==> run a: inputs <==
Design emaxi, start of the top module:
module emaxi( 
   wr_wait, rd_wait, rr_access, rr_packet, m_axi_awid, m_axi_awaddr,
   m_axi_awlen, m_axi_awsize, m_axi_awburst, m_axi_awlock,
   m_axi_awcache, m_axi_awprot, m_axi_awqos, m_axi_awvalid, m_axi_wid,
   m_axi_wdata, m_axi_wstrb, m_axi_wlast, m_axi_wvalid, m_axi_bready,
   m_axi_arid, m_axi_araddr, m_axi_arlen, m_axi_arsize, m_axi_arburst,
   m_axi_arlock, m_axi_arcache, m_axi_arprot, m_axi_arqos,
   m_axi_arvalid, m_axi_rready,
   wr_access, wr_packet, rd_access, rd_packet, rr_wait, m_axi_aclk,
   m_axi_aresetn, m_axi_awready, m_axi_wready, m_axi_bid, m_axi_bresp,
   m_axi_bvalid, m_axi_arready, m_axi_rid, m_axi_rdata, m_axi_rresp,
   m_axi_rlast, m_axi_rvalid
   );
   parameter M_IDW  = 12;
   parameter PW     = 104;
   parameter AW     = 32;
   parameter DW     = 32;
   input 	       wr_access;
   input [PW-1:0]      wr_packet;   
   output 	       wr_wait;
   input 	       rd_access;
   input [PW-1:0]      rd_packet;
   output 	       rd_wait;
   output 	       rr_access;
   output [PW-1:0]     rr_packet;
   input 	       rr_wait;
   input  	       m_axi_aclk;     
   input  	       m_axi_aresetn;  
   output [M_IDW-1:0]  m_axi_awid;     
   output [31 : 0]     m_axi_awaddr;   
   output [7 : 0]      m_axi_awlen;    
   output [2 : 0]      m_axi_awsize;   
   output [1 : 0]      m_axi_awburst;  
   output              m_axi_awlock;   
   output [3 : 0]      m_axi_awcache;  
   output [2 : 0]      m_axi_awprot;   
   output [3 : 0]      m_axi_awqos;    
   output 	       m_axi_awvalid;  
   input 	       m_axi_awready;  
   output [M_IDW-1:0]  m_axi_wid;     
   output [63 : 0]     m_axi_wdata;    
   output [7 : 0]      m_axi_wstrb;    
   output 	       m_axi_wlast;    
   output 	       m_axi_wvalid;   
   input 	       m_axi_wready;   
   input [M_IDW-1:0]   m_axi_bid;
   input [1 : 0]       m_axi_bresp;    
   input 	       m_axi_bvalid;   
   output 	       m_axi_bready;   
   output [M_IDW-1:0]  m_axi_arid;     
   output [31 : 0]     m_axi_araddr;   
   output [7 : 0]      m_axi_arlen;    
   output [2 : 0]      m_axi_arsize;   
   output [1 : 0]      m_axi_arburst;  
  ...
Settings: LEC_CHECK=0, CAP_MARGIN=20, CORE_MARGIN=2, CORE_UTILIZATION=66, SETUP_SLACK_MARGIN=-0.01, SLEW_MARGIN=20; clock period 4.43 ns.
run.sh (not shown) runs the stock make flow with config.mk's settings and CLKGATE_MAP_FILE=.
==> run b (differences from run a) <==
Settings changed: CORE_UTILIZATION 66 to 72, SETUP_SLACK_MARGIN -0.01 to 0.62.
==> flow/constraint.sdc (replaced) <==
create_clock -name core_clock -period 2.09 [get_ports {m_axi_aclk}]
set_input_delay 0.4180 -clock core_clock [delete_from_list [all_inputs] [get_ports {m_axi_aclk}]]
set_output_delay 0.4180 -clock core_clock [all_outputs]
set_load 0.01 [all_outputs]
==> run c (differences from run a) <==
Settings changed: CORE_UTILIZATION 66 to 72, CTS_CLUSTER_DIAMETER from default to 316, CTS_CLUSTER_SIZE from default to 14, SETUP_SLACK_MARGIN -0.01 to -0.14.
==> flow/constraint.sdc (replaced) <==
create_clock -name core_clock -period 2.02 [get_ports {m_axi_aclk}]
set_input_delay 0.4040 -clock core_clock [delete_from_list [all_inputs] [get_ports {m_axi_aclk}]]
set_output_delay 0.4040 -clock core_clock [all_outputs]
set_load 0.01 [all_outputs]
==> run d (differences from run a) <==
Settings changed: ABC_AREA from default to 1, CORE_UTILIZATION 66 to 70, CTS_CLUSTER_SIZE from default to 75, SETUP_SLACK_MARGIN -0.01 to 0.94.
==> flow/constraint.sdc (replaced) <==
create_clock -name core_clock -period 5.68 [get_ports {m_axi_aclk}]
set_input_delay 1.1360 -clock core_clock [delete_from_list [all_inputs] [get_ports {m_axi_aclk}]]
set_output_delay 1.1360 -clock core_clock [all_outputs]
set_load 0.01 [all_outputs]
==> comparison table <==
| quantity | run d | run b | run c | run a |
|---|---|---|---|---|
| Number of hold-slack violations in the final timing report | 0 | - | 0 | 0 |
| Flop2flop setup slack | 2.26 ns | - | -0.47 ns | 1.40 ns |
| Worst hold slack | 0.2922 ns | - | 0.06369 ns | 0.3123 ns |
| Post-Synthesis Mean Instance Area | 10.79 um2 | 16.00 um2 | 16.00 um2 | 16.00 um2 |
| Actual slew at the worst max-slew pin | 1.173 ns | - | 1.100 ns | 1.080 ns |
| Total power | 36.70 mW | - | 106.1 mW | 45.00 mW |
| Multi-input combinational area share | 0.2279 | - | 0.2169 | 0.2136 |
| Tap Count | 1287 | - | 1254 | 1368 |
| Simple Share, Synth | 0.1952 | 0.05010 | 0.05010 | 0.05010 |
| CP max stage delay | 0.67 ns | - | 0.48 ns | 0.68 ns |
| Status | complete, no violations | did not finish | failed layout checks | complete, no violations |
| Last stage reached | - | global routing (5_1_grt) | - | - |
| Layout check failures | - | - | setup timing | - |
| Ant. Diodes | 13 | - | 15 | 7 |
| Clock slew at the register clock pins of the worst setup and hold paths | 0.06 ns | - | 0.08 ns | 0.06 ns |

* * *

==> inputs of job 174 <==
Starting RTL as in the previous note.
Settings: LEC_CHECK=0, CAP_MARGIN=0, CELL_PAD_IN_SITES_DETAIL_PLACEMENT=1, CELL_PAD_IN_SITES_GLOBAL_PLACEMENT=2, CORE_ASPECT_RATIO=1.74, CORE_MARGIN=2, CORE_UTILIZATION=40, CTS_CLUSTER_SIZE=83, GPL_ROUTABILITY_DRIVEN=0, GPL_TIMING_DRIVEN=0, HOLD_SLACK_MARGIN=-0.08, MAX_ROUTING_LAYER=met5, SLEW_MARGIN=40, TNS_END_PERCENT=80; clock period 2.7 ns.
==> job 8565 (differences from job 174) <==
==> flow/config.mk (replaced) <==
export PLATFORM = sky130hd
export DESIGN_NAME = emaxi
export DESIGN_NICKNAME = emaxi
export VERILOG_FILES = /design/flow/design.v
export SDC_FILE = /design/flow/constraint.sdc
export NUM_CORES = 4
export LEC_CHECK = 0
export CAP_MARGIN = 20
export CORE_MARGIN = 2
export CORE_UTILIZATION = 40
export SLEW_MARGIN = 20
==> flow/constraint.sdc (replaced) <==
create_clock -name core_clock -period 5.0 [get_ports {m_axi_aclk}]
set_input_delay 1.0000 -clock core_clock [delete_from_list [all_inputs] [get_ports {m_axi_aclk}]]
set_output_delay 1.0000 -clock core_clock [all_outputs]
set_load 0.01 [all_outputs]
==> comparison <==
Against job 174, the register-to-register slack of job 8565 is higher by 1.6 ns. Of job 8565 and job 174, job 174 has the higher combinational power (gap about 54%, measured against job 174). Area after synthesis is the same in job 174 and job 8565. Of job 174 and job 8565, job 8565 has the higher worst hold slack (gap 0.16 ns). In job 174 the wire length is larger than in job 8565, by about 24%. Of job 8565 and job 174, job 8565 has the higher first-iteration DRC count (gap 29%, measured against job 174). Job 174 completed with no timing, DRC or antenna violations. Job 8565 ran to the end with no violations.
==> figures <==
Outcome: job 8565 no timing/DRC/antenna violations; job 174 no timing/DRC/antenna violations
Endpoint required time on the critical path: job 8565 4.00 ns; job 174 3.20 ns
Number of post-CTS setup repair buffers: job 8565 0; job 174 41
Relative contribution of the clock network to total power: job 8565 0.326; job 174 0.304
RSZ-0062 raised after global routing: job 8565 no; job 174 yes
Met1 usage: job 8565 0.273; job 174 0.290
Count of vias placed by the detailed router: job 8565 38,200; job 174 40,300
Number of tap cells inserted: job 8565 2,204; job 174 2,200
Non-filler cells in the finished layout: job 8565 7,040; job 174 7,455
Net Sw Frac: job 8565 0.298; job 174 0.316
Total track usage: job 8565 0.205; job 174 0.255
Number of buffers between clock root and the deepest sink: job 8565 3; job 174 4
Worst setup path endpoint: job 8565 m_axi_arsize[0]; job 174 fifo_async.mem.generic.memory_dp.rd_dout[20]
Power figures rest on the tool's default switching activity, not on a simulated workload.
